## wip/quartz
==> flow/design.v (excerpt) <==
module smm(input clk, reset,
           input [7:0] readdata,
           output we, 
			  output [15:0] address,
			  output [7:0] writedata);
Size: roughly 710 cells after synthesis, about 68 flip-flops.
export LEC_CHECK = 0
export ABC_AREA = 1
export CAP_MARGIN = 0
export CELL_PAD_IN_SITES_GLOBAL_PLACEMENT = 0
export CORE_ASPECT_RATIO = 0.69
export CORE_MARGIN = 9
export CORE_UTILIZATION = 26
export CTS_CLUSTER_DIAMETER = 393
export GPL_ROUTABILITY_DRIVEN = 0
export GPL_TIMING_DRIVEN = 1
export HOLD_SLACK_MARGIN = 0.21
export MAX_ROUTING_LAYER = met4
export PLACE_DENSITY_LB_ADDON = 0.11
export SETUP_SLACK_MARGIN = 0.45
export SLEW_MARGIN = 30
create_clock -name core_clock -period 3.68 [get_ports {clk}]
run.sh (not shown) runs the stock make flow with config.mk's settings and CLKGATE_MAP_FILE=.
wip/quartz went all the way through the flow, and no timing, DRC or antenna check failed.
Input-level comparison between wip/xenon and wip/quartz:
# wip/quartz
export LEC_CHECK = 0
export ABC_AREA = 1
export CAP_MARGIN = 0
export CELL_PAD_IN_SITES_GLOBAL_PLACEMENT = 0
export CORE_ASPECT_RATIO = 0.69
export CORE_MARGIN = 9
export CORE_UTILIZATION = 26
export CTS_CLUSTER_DIAMETER = 393
export GPL_ROUTABILITY_DRIVEN = 0
export GPL_TIMING_DRIVEN = 1
export HOLD_SLACK_MARGIN = 0.21
export MAX_ROUTING_LAYER = met4
export PLACE_DENSITY_LB_ADDON = 0.11
export SETUP_SLACK_MARGIN = 0.45
export SLEW_MARGIN = 30
create_clock -name core_clock -period 3.68 [get_ports {clk}]
# wip/xenon
export LEC_CHECK = 0
export CAP_MARGIN = 20
export CORE_MARGIN = 2
export CORE_UTILIZATION = 41
export PLACE_DENSITY = 0.6
export SLEW_MARGIN = 20
create_clock -name core_clock -period 4.93 [get_ports {clk}]
Results
The relative contribution of the clock network to total power of wip/xenon is higher than that of wip/quartz.
Compared to wip/quartz, wip/xenon has internal power consumption about 30% lower.
wip/xenon vs wip/quartz: actual slew at the worst max-slew pin up in wip/xenon
wip/quartz → wip/xenon: via count fell by 12%, global-route usage rose by 9.4 points.
Buffering overhead: wip/xenon < wip/quartz
Largest net degree at the start of global routing for wip/xenon: about 5% down relative to wip/quartz
Sort wip/xenon and wip/quartz by met3 wire length asc -> top: wip/quartz
Diff wip/quartz -> wip/xenon: power fell 30%, number of instances resized during post-cts repair fell 92, maximum fanout count along the critical path rose 1.
Modified inputs, wip/umber compared to wip/xenon
# wip/xenon
export LEC_CHECK = 0
export CAP_MARGIN = 20
export CORE_MARGIN = 2
export CORE_UTILIZATION = 41
export PLACE_DENSITY = 0.6
export SLEW_MARGIN = 20
create_clock -name core_clock -period 4.93 [get_ports {clk}]
# wip/umber
export LEC_CHECK = 0
export CAP_MARGIN = 20
export CORE_MARGIN = 2
export CORE_UTILIZATION = 65
export SETUP_SLACK_MARGIN = 0.91
export SLEW_MARGIN = 20
create_clock -name core_clock -period 3.44 [get_ports {clk}]
Findings:
Relative to wip/xenon, the die span in y measured on wip/umber has decreased by more than 10%.
As far as proportion of synthesized flip-flops having asynchronous set or reset goes, wip/xenon and wip/umber are indistinguishable; the numbers are identical.
On number of standard cells after synthesis, wip/umber and wip/xenon are neck and neck.
Flow for wip/umber halted at clock tree synthesis (4_1_cts), error code DPL-0033.
Area after synthesis: wip/umber vs wip/xenon identical
Changes observed in wip/umber relative to wip/xenon: number of storage elements in the synthesis netlist held steady; worst slack after detailed placement shrank by 0.68 ns; floorplan utilization grew by 25 points.
#### Input delta (wip/violet over wip/umber)
# wip/umber
export LEC_CHECK = 0
export CAP_MARGIN = 20
export CORE_MARGIN = 2
export CORE_UTILIZATION = 65
export SETUP_SLACK_MARGIN = 0.91
export SLEW_MARGIN = 20
create_clock -name core_clock -period 3.44 [get_ports {clk}]
# wip/violet
export LEC_CHECK = 0
export CAP_MARGIN = 20
export CORE_MARGIN = 2
export CORE_UTILIZATION = 69
export CTS_CLUSTER_SIZE = 17
export PLACE_DENSITY = 0.67
export SLEW_MARGIN = 20
create_clock -name core_clock -period 3.34 [get_ports {clk}]
[summary]
Initial core utilization (higher): wip/violet. Across wip/umber and wip/violet, no clean finish was achieved. Seen in the log of wip/umber: DPL-0033 during clock tree synthesis (4_1_cts), after which the run never completed. In the summary table, wip/violet is marked failed, with error DPL-0038 raised in global routing (5_1_grt). Comparing wip/umber against wip/violet, there is no change at all in chip area in the Yosys report. Comparing worst slack after detailed placement for wip/umber and wip/violet, the smaller number came from wip/violet.
The following lists how wip/lagoon was set up differently from wip/violet:
# wip/violet
export LEC_CHECK = 0
export CAP_MARGIN = 20
export CORE_MARGIN = 2
export CORE_UTILIZATION = 69
export CTS_CLUSTER_SIZE = 17
export PLACE_DENSITY = 0.67
export SLEW_MARGIN = 20
create_clock -name core_clock -period 3.34 [get_ports {clk}]
# wip/lagoon
export LEC_CHECK = 0
export ABC_AREA = 1
export CAP_MARGIN = 20
export CORE_MARGIN = 2
export CORE_UTILIZATION = 69
export CTS_CLUSTER_SIZE = 34
export PLACE_DENSITY = 0.6
export SETUP_SLACK_MARGIN = -0.21
export SLEW_MARGIN = 20
create_clock -name core_clock -period 3.88 [get_ports {clk}]
Notes after the runs:
| wip/lagoon | all stages done | FAIL | negative setup slack |. wip/lagoon ends up with a width of the chip that is about 1.7% higher than in wip/violet. Sort wip/violet and wip/lagoon by height of the die, descending, and wip/lagoon comes first. Diff wip/violet -> wip/lagoon: pre-CTS setup slack went up, area share of and-or/or-and cells after synthesis shows a reduction of 4.9 points, core area went up. Diff wip/violet and wip/lagoon: area after synthesis higher in wip/lagoon. Looking only at overall die area, and setting everything else aside, the higher value of wip/violet and wip/lagoon goes to wip/lagoon.
## Diff of input files: wip/pepper against wip/lagoon
# wip/lagoon
export LEC_CHECK = 0
export ABC_AREA = 1
export CAP_MARGIN = 20
export CORE_MARGIN = 2
export CORE_UTILIZATION = 69
export CTS_CLUSTER_SIZE = 34
export PLACE_DENSITY = 0.6
export SETUP_SLACK_MARGIN = -0.21
export SLEW_MARGIN = 20
create_clock -name core_clock -period 3.88 [get_ports {clk}]
# wip/pepper
export LEC_CHECK = 0
export CAP_MARGIN = 20
export CORE_MARGIN = 2
export CORE_UTILIZATION = 40
export PLACE_DENSITY = 0.6
export SLEW_MARGIN = 20
create_clock -name core_clock -period 5.0 [get_ports {clk}]
Results
The flow completed for wip/lagoon, but it is not clean: the layout still shows negative setup slack. wip/pepper did not stop at any stage, and its layout met the timing, design-rule and antenna checks. Number of iterations in the first detailed-routing pass: wip/pepper vs wip/lagoon down 3. Taking wip/lagoon as the reference, in wip/pepper combinational share of power moved down; clock network fraction of design power increased by 2.6 points relative to the old numbers; via count of the first global-routing pass shows a reduction of about 18%. Re count of port buffers added during placement: no difference whatsoever between wip/lagoon and wip/pepper. Sequential share of power (higher): wip/lagoon. Via count: lower on wip/pepper. Count of distinct cell types in the synthesized netlist: wip/pepper and wip/lagoon compared, higher one is wip/pepper.
Power is estimated from default activity; no workload was simulated.
